Setup of job 5882:
==> flow/design.v (excerpt) <==
module minimax(
   opt, move,
   grid, column_counts, player, sw, clk
);
For scale: ~3600 cells after synthesis, about 120 I/O pins, ~30000 um^2 of cells after synthesis.
Settings: LEC_CHECK=0, ABC_AREA=0, CAP_MARGIN=20, CELL_PAD_IN_SITES_DETAIL_PLACEMENT=0, CELL_PAD_IN_SITES_GLOBAL_PLACEMENT=0, CORE_ASPECT_RATIO=1.13, CORE_MARGIN=2, CORE_UTILIZATION=58, CTS_CLUSTER_DIAMETER=49, CTS_CLUSTER_SIZE=51, GPL_TIMING_DRIVEN=1, HOLD_SLACK_MARGIN=0.28, PLACE_DENSITY_LB_ADDON=0.03, SLEW_MARGIN=25; clock period 7.94 ns.
run.sh (not shown) runs the stock make flow with config.mk's settings and CLKGATE_MAP_FILE=.
Job 5882 got as far as 5_1_grt, where a tool error ended the run.
[inputs] job 7249 vs job 5882
Settings: TNS_END_PERCENT now 5, previously not set; PLACE_DENSITY_LB_ADDON no longer set, was 0.03; HOLD_SLACK_MARGIN no longer set, was 0.28; CTS_CLUSTER_DIAMETER now 136, was 49; SETUP_SLACK_MARGIN now -0.59, previously not set; CTS_CLUSTER_SIZE no longer set, was 51; the clock period (ns, I/O delays scaled along) now 9.33, was 7.94.
- Nothing crashed in job 7249 and all stages finished; the problem is that the final layout failed, the offending checks being setup timing.
- Job 5882 -> job 7249: synthesized-area fraction occupied by and/or/nand/nor cells delta 0, exact match
- The higher number of cells after detailed placement of job 5882 and job 7249 is in job 5882.
- Comparing job 5882 against job 7249, there is no change at all in die boundary width.
- Job 7249 vs job 5882: post-placement setup slack up in job 7249
Inputs modified between job 7249 and job 1197:
Settings: changing CELL_PAD_IN_SITES_DETAIL_PLACEMENT from 0 to 1; changing SETUP_SLACK_MARGIN from -0.59 to 0.12; changing CELL_PAD_IN_SITES_GLOBAL_PLACEMENT from 0 to 3; changing ABC_AREA from 0 to 1; removing TNS_END_PERCENT (formerly 5); setting PLACE_DENSITY_LB_ADDON to 0.14 for the first time; changing CORE_UTILIZATION from 58 to 15.
Findings:
Not one of job 7249 and job 1197 finished clean.
To summarise job 7249: no stage aborted, but the layout did not pass its checks, failing on setup timing.
Status job 1197: flow complete, layout not clean - setup timing
Going from job 7249 to job 1197, number of logic gates grew by more than 10%.
Against job 7249, job 1197 comes in 0.81 ns higher on smallest setup slack after layout.
Run comparison: job 1197 cell with the biggest individual delay on the critical path sky130_fd_sc_hd__fa_1; job 7249 cell with the biggest individual delay on the critical path sky130_fd_sc_hd__mux4_2
Of the two candidates, job 7249 has the better final area and job 1197 the worse one.
Buffer count excluding the clock tree in the final layout: job 1197 vs job 7249 up 34%
For post-detailed-route wirelength per cell, dividing the value from job 7249 by the value from job 1197 gives 1.3.
Input-level comparison between job 4194 and job 1197:
Settings: SLEW_MARGIN now 20, was 25; CORE_ASPECT_RATIO no longer set, was 1.13; CELL_PAD_IN_SITES_DETAIL_PLACEMENT no longer set, was 1; CTS_CLUSTER_DIAMETER no longer set, was 136; SETUP_SLACK_MARGIN no longer set, was 0.12; PLACE_DENSITY_LB_ADDON no longer set, was 0.14; CORE_UTILIZATION now 65, was 15; ABC_AREA no longer set, was 1; CELL_PAD_IN_SITES_GLOBAL_PLACEMENT no longer set, was 3; GPL_TIMING_DRIVEN no longer set, was 1; the clock period (ns, I/O delays scaled along) now 10.7, was 9.33.
Notes after the runs:
Job 4194 | status: complete | timing, DRC, antenna: pass. Compared with job 1197, in job 4194 initial antenna violation count -4, global-route usage over all layers climbed 29 points, clock latency reported for the late side of the worst-skew pair fell 0.06 ns, largest incremental delay on the critical path roughly the same. Compared with job 1197, job 4194 shows yosys stat chip area higher by 4.5%.

========
## job 3669
Starting RTL as in the previous note.
==> flow/design.v (excerpt) <==
module minimax(
   opt, move,
   grid, column_counts, player, sw, clk
);
input [83:0] grid;
input [20:0] column_counts;
input player;
input sw;
input clk;
output [6:0] opt;
output move;
reg [83:0] grid_copy;
reg [83:0] grid_copy_2;
reg aimoved;
reg opponentmoved;
reg [6:0] ai;
reg [6:0] opponent;
reg [2:0] index;
reg move_r;
assign move = move_r;
reg initial_score;
reg [6:0] count;  
reg [2:0] column;
reg [6:0] opt_r;
assign opt = opt_r;
wire [8:0] optscore;
reg [8:0] optscore_r;
assign optscore = optscore_r;
wire [8:0] score;
wire [8:0] curscore;
reg [8:0] curscore_r;
assign curscore = curscore_r;
score score_(
   .score (score),
   .grid (grid_copy_2), .ai (ai), .opponent (opponent), .clk (clk)
    );
always @(posedge clk)
begin
  if (player == 0 || !sw)
  begin
    count = 0;
    move_r = 0;
    optscore_r = 0;
    opt_r = 1;
	 curscore_r = 0;
  end
  else if (count == 105)
  begin
    if(curscore >= optscore && aimoved)
    begin
      opt_r = ai;
      optscore_r = curscore_r;
    end
    move_r = 1;
    count = (count + 1) % 128;
  end
  else if (count > 105)
  begin
    move_r = 0;
  end
  else if (count % 15 == 0)
  begin
    if(count == 0)
    begin
      optscore_r = 0;
    end
    else if(curscore >= optscore && aimoved)
    begin
      opt_r = ai;
      optscore_r = curscore_r;
    end
	 initial_score = 1;
    if(column_counts[(count / 15)*3 + 2-:3] < 6)
    begin
  ...
make LEC_CHECK=0 CAP_MARGIN=20 CELL_PAD_IN_SITES_DETAIL_PLACEMENT=1 CELL_PAD_IN_SITES_GLOBAL_PLACEMENT=1 CORE_MARGIN=2 CORE_UTILIZATION=65 CTS_CLUSTER_DIAMETER=120 GPL_ROUTABILITY_DRIVEN=0 MIN_ROUTING_LAYER=met2 SETUP_SLACK_MARGIN=-0.04 SLEW_MARGIN=30 finish   # period 17.6 ns
What ended job 3669 was a tool error in 5_1_grt; the run never finished.
Here is what was changed in the inputs of job 3897 compared with job 3669.
Settings: GPL_ROUTABILITY_DRIVEN no longer set, was 0; SLEW_MARGIN now 20, was 30; CORE_UTILIZATION now 69, was 65; SETUP_SLACK_MARGIN no longer set, was -0.04; MIN_ROUTING_LAYER no longer set, was met2; CTS_CLUSTER_DIAMETER no longer set, was 120; CELL_PAD_IN_SITES_DETAIL_PLACEMENT no longer set, was 1; CELL_PAD_IN_SITES_GLOBAL_PLACEMENT no longer set, was 1; CTS_CLUSTER_SIZE now 98, previously not set; the clock period (ns, I/O delays scaled along) now 7.33, was 17.6.
## What came out
- Synthesized-area fraction occupied by ao, oa, aoi and oai cells: job 3669 vs job 3897 identical
- The yosys stat cell total of job 3897 and that of job 3669 are within noise of each other.
- Die size: job 3897 is under job 3669
- Summary of job 3897 over job 3669: number of placed instances, taps included saw an increase; core box area saw a decrease; setup slack after placement saw a decrease; half-perimeter wire length of the detailed placement result saw an increase; die width saw a decrease.
- Job 3897: it failed during 4_1_cts, and the tool reported DPL-0038.
- Relative to job 3669, the vertical die dimension measured on job 3897 has decreased by a few percent.
- Job 3669 -> job 3897: synthesized cell count delta 0, exact match
- Share of the core filled by cells before placement: lower on job 3669
Modified inputs, job 736 compared to job 3897
Settings: CORE_UTILIZATION changed from 69 to 58; CTS_CLUSTER_SIZE changed from 98 to 62; the clock period (ns, I/O delays scaled along) changed from 7.33 to 8.56.
[summary]
Delta (job 736 minus job 3897): post-synthesis instance area was more or less identical; yosys synthesis chip area was more or less identical; placed cell count went up by 104. Compared with job 3897, job 736 improves HPWL after detailed placement. Flow for job 736 halted at 5_1_grt, error code GRT-0232. In the flow results for job 3897 and job 736, the die width is smaller on job 3897.
